## axi_stream_insert_header
module axi_stream_insert_header #(
    parameter DATA_WD = 32,
    parameter DATA_BYTE_WD = DATA_WD / 8,
    parameter BYTE_CNT_WD = $clog2(DATA_BYTE_WD)
) (
    input clk,
    input rst_n,
    input valid_in,
    input [DATA_WD-1 : 0] data_in,
    input [DATA_BYTE_WD-1 : 0] keep_in,
    input last_in,
    output ready_in,
    output valid_out,
    output [DATA_WD-1 : 0] data_out,
    output [DATA_BYTE_WD-1 : 0] keep_out,
    output last_out,
    input ready_out,
    input valid_insert,
    input [DATA_WD-1 : 0] header_insert,
    input [DATA_BYTE_WD-1 : 0] keep_insert,
    input [BYTE_CNT_WD : 0] byte_insert_cnt,
    output ready_insert
);
clock: 2.83 ns
lec_check: 0
abc_area: 1
cap_margin: 20
cell_pad_in_sites_detail_placement: 0
core_margin: 2
core_utilization: 71
cts_cluster_size: 75
gpl_routability_driven: 1
hold_slack_margin: -0.09
place_density_lb_addon: 0.02
setup_slack_margin: -0.15
slew_margin: 20
run.sh (not shown) runs the stock make flow with config.mk's settings and CLKGATE_MAP_FILE=.
The starting point ran to the end with violations: setup timing.
Then changed:
--- a/flow/config.mk
+++ b/flow/config.mk
@@ -8 +7,0 @@
-export ABC_AREA = 1
@@ -12 +11 @@
-export CORE_UTILIZATION = 71
+export CORE_UTILIZATION = 72
@@ -15,3 +14,3 @@
-export HOLD_SLACK_MARGIN = -0.09
-export PLACE_DENSITY_LB_ADDON = 0.02
-export SETUP_SLACK_MARGIN = -0.15
+export HOLD_SLACK_MARGIN = -0.07
+export PLACE_DENSITY = 0.35
+export SETUP_SLACK_MARGIN = -0.06
==> flow/constraint.sdc (replaced) <==
create_clock -name core_clock -period 3.72 [get_ports {clk}]
set_input_delay 0.7440 -clock core_clock [delete_from_list [all_inputs] [get_ports {clk}]]
set_output_delay 0.7440 -clock core_clock [all_outputs]
set_load 0.01 [all_outputs]
What happened: The changed run completed and failed the layout checks on setup timing. Sequential power goes down by 23%. First-iteration DRC count grows by 29%. Critical path depth decreases by 10. Hold slack improves by 0.27 ns. Power falls by 31%. Cell count is lower by 23%. Die size fell by 8.1%. Routed wire length goes down by 8.9%. Clock skew decreases by 0.0043 ns. Clock power is lower by 24%.
Then changed:
--- a/flow/config.mk
+++ b/flow/config.mk
@@ -9 +8,0 @@
-export CELL_PAD_IN_SITES_DETAIL_PLACEMENT = 0
@@ -11,6 +10,2 @@
-export CORE_UTILIZATION = 72
-export CTS_CLUSTER_SIZE = 75
-export GPL_ROUTABILITY_DRIVEN = 1
-export HOLD_SLACK_MARGIN = -0.07
-export PLACE_DENSITY = 0.35
-export SETUP_SLACK_MARGIN = -0.06
+export CORE_UTILIZATION = 47
+export PLACE_DENSITY = 0.6
==> flow/constraint.sdc (replaced) <==
create_clock -name core_clock -period 4.76 [get_ports {clk}]
set_input_delay 0.9520 -clock core_clock [delete_from_list [all_inputs] [get_ports {clk}]]
set_output_delay 0.9520 -clock core_clock [all_outputs]
set_load 0.01 [all_outputs]
Now the flow finished with timing, DRC and antenna clean.
Die area climbs by well over a third.
Setup slack gets better by 0.55 ns.
Non-clock buffer count falls by 30.
Final cell count rose by a few percent.
Flip-flop count does not change.
Routed wire length goes down by a little under a tenth.
Then changed:
--- a/flow/config.mk
+++ b/flow/config.mk
@@ -10 +10 @@
-export CORE_UTILIZATION = 47
+export CORE_UTILIZATION = 40
==> flow/constraint.sdc (replaced) <==
create_clock -name core_clock -period 5.09 [get_ports {clk}]
set_input_delay 1.0180 -clock core_clock [delete_from_list [all_inputs] [get_ports {clk}]]
set_output_delay 1.0180 -clock core_clock [all_outputs]
set_load 0.01 [all_outputs]
=> Worst hold slack is worse by 0.0043 ns; clock power is lower by about 4%; utilization is lower by 8.7 points; power is lower by 7.9%; final cell count is higher by 3.0%; final area stays flat; routed wire length barely changes.
Then changed:
--- a/flow/config.mk
+++ b/flow/config.mk
@@ -7,0 +8 @@
+export ABC_AREA = 1
@@ -10 +11 @@
-export CORE_UTILIZATION = 40
+export CORE_UTILIZATION = 64
@@ -11,0 +13 @@
+export SETUP_SLACK_MARGIN = 0.17
==> flow/constraint.sdc (replaced) <==
create_clock -name core_clock -period 4.05 [get_ports {clk}]
set_input_delay 0.8100 -clock core_clock [delete_from_list [all_inputs] [get_ports {clk}]]
set_output_delay 0.8100 -clock core_clock [all_outputs]
set_load 0.01 [all_outputs]
What happened: Via count grows by about 21%. Synthesized area goes up by 7.6%. Register-to-register slack gets worse by 0.86 ns.
Then changed:
--- a/flow/config.mk
+++ b/flow/config.mk
@@ -8 +7,0 @@
-export ABC_AREA = 1
@@ -11,3 +10,2 @@
-export CORE_UTILIZATION = 64
-export PLACE_DENSITY = 0.6
-export SETUP_SLACK_MARGIN = 0.17
+export CORE_UTILIZATION = 72
+export SETUP_SLACK_MARGIN = -0.27
==> flow/constraint.sdc (replaced) <==
create_clock -name core_clock -period 3.53 [get_ports {clk}]
set_input_delay 0.7060 -clock core_clock [delete_from_list [all_inputs] [get_ports {clk}]]
set_output_delay 0.7060 -clock core_clock [all_outputs]
set_load 0.01 [all_outputs]
The changed run reached the layout checks and failed them: setup timing.
Wire length increases by 5.4%.
Via count decreases by 3.2%.
Power increases by 17%.

## v46
Starting RTL as in the previous note.
make LEC_CHECK=0 ABC_AREA=0 CAP_MARGIN=20 CELL_PAD_IN_SITES_GLOBAL_PLACEMENT=3 CORE_MARGIN=2 CORE_UTILIZATION=21 GPL_TIMING_DRIVEN=0 PLACE_DENSITY=0.9 SETUP_SLACK_MARGIN=1.02 SLEW_MARGIN=20 TNS_END_PERCENT=95 finish   # period 5.5 ns
v46 did not stop at any stage, and its layout met the timing, design-rule and antenna checks.
The inputs of v26 differ from those of v46 as listed below.
==> flow/config.mk <==
export PLATFORM = sky130hd
export DESIGN_NAME = axi_stream_insert_header
export DESIGN_NICKNAME = axi_stream_insert_header
export VERILOG_FILES = /design/flow/design.v
export SDC_FILE = /design/flow/constraint.sdc
export NUM_CORES = 4
export LEC_CHECK = 0
export CAP_MARGIN = 20
export CORE_ASPECT_RATIO = 0.5
export CORE_MARGIN = 2
export CORE_UTILIZATION = 51
export CTS_CLUSTER_DIAMETER = 338
export CTS_CLUSTER_SIZE = 100
export PLACE_DENSITY = 0.52
export SLEW_MARGIN = 20
export TNS_END_PERCENT = 20
--- outcome ---
v26 vs. v46: final design utilization now larger; total overflow reported by the global router comparable. Comparing the two runs side by side, v26 comes out behind v46 on setup slack. Going from v46 to v26, chip area down 58%; global-route wire length before repair dropped 23%. The routed length on met2 in v46 is 1.4 times that in v26. When the final numbers for v46 and v26 were put side by side, the wire length turned out to be greater in v46.
Relative to v26, the following input files were edited for v51:
--- a/flow/config.mk
+++ b/flow/config.mk
@@ -6,11 +6,10 @@
 export NUM_CORES = 4
 export LEC_CHECK = 0
+export ABC_AREA = 1
 export CAP_MARGIN = 20
-export CORE_ASPECT_RATIO = 0.5
 export CORE_MARGIN = 2
-export CORE_UTILIZATION = 51
+export CORE_UTILIZATION = 42
 export CTS_CLUSTER_DIAMETER = 338
 export CTS_CLUSTER_SIZE = 100
-export PLACE_DENSITY = 0.52
+export PLACE_DENSITY = 0.6
 export SLEW_MARGIN = 20
-export TNS_END_PERCENT = 20
==> comparison <==
- Xor-xnor portion of the synthesized cell area was lower in the run labelled v51.
- v51 ended up with keep_out[2] as its critical path capture point; v26 ended up with keep_out[1].
- Summary — non-clock buffer total of the final layout, v51 relative to v26: lower, by 2.0%.
- v51 vs v26: largest stage delay on the critical path up in v51
- Sequential share of layout area (higher): v26
- v51 vs. v26: relative contribution of combinational cells to total power went up by 2.7 points.
Changes in v4 relative to v51:
==> flow/config.mk <==
export PLATFORM = sky130hd
export DESIGN_NAME = axi_stream_insert_header
export DESIGN_NICKNAME = axi_stream_insert_header
export VERILOG_FILES = /design/flow/design.v
export SDC_FILE = /design/flow/constraint.sdc
export NUM_CORES = 4
export LEC_CHECK = 0
export CAP_MARGIN = 5
export CELL_PAD_IN_SITES_DETAIL_PLACEMENT = 1
export CELL_PAD_IN_SITES_GLOBAL_PLACEMENT = 1
export CORE_MARGIN = 2
export CORE_UTILIZATION = 40
export CTS_CLUSTER_DIAMETER = 376
export HOLD_SLACK_MARGIN = 0.12
export MAX_ROUTING_LAYER = met4
export PLACE_DENSITY = 0.93
export SLEW_MARGIN = 40
export TNS_END_PERCENT = 10
Notes after the runs:
- simple AND/OR/NAND/NOR gates as the dominant kind of combinational cell was reported by v51, and AND-OR/OR-AND gates by v4.
- Diff v51 -> v4: register-to-register slack went down 0.43 ns; combinational share of power went down 2.9 points; final antenna diode count held.
- Routed length on met3: v4 higher than v51
Power figures rest on the tool's default switching activity, not on a simulated workload.
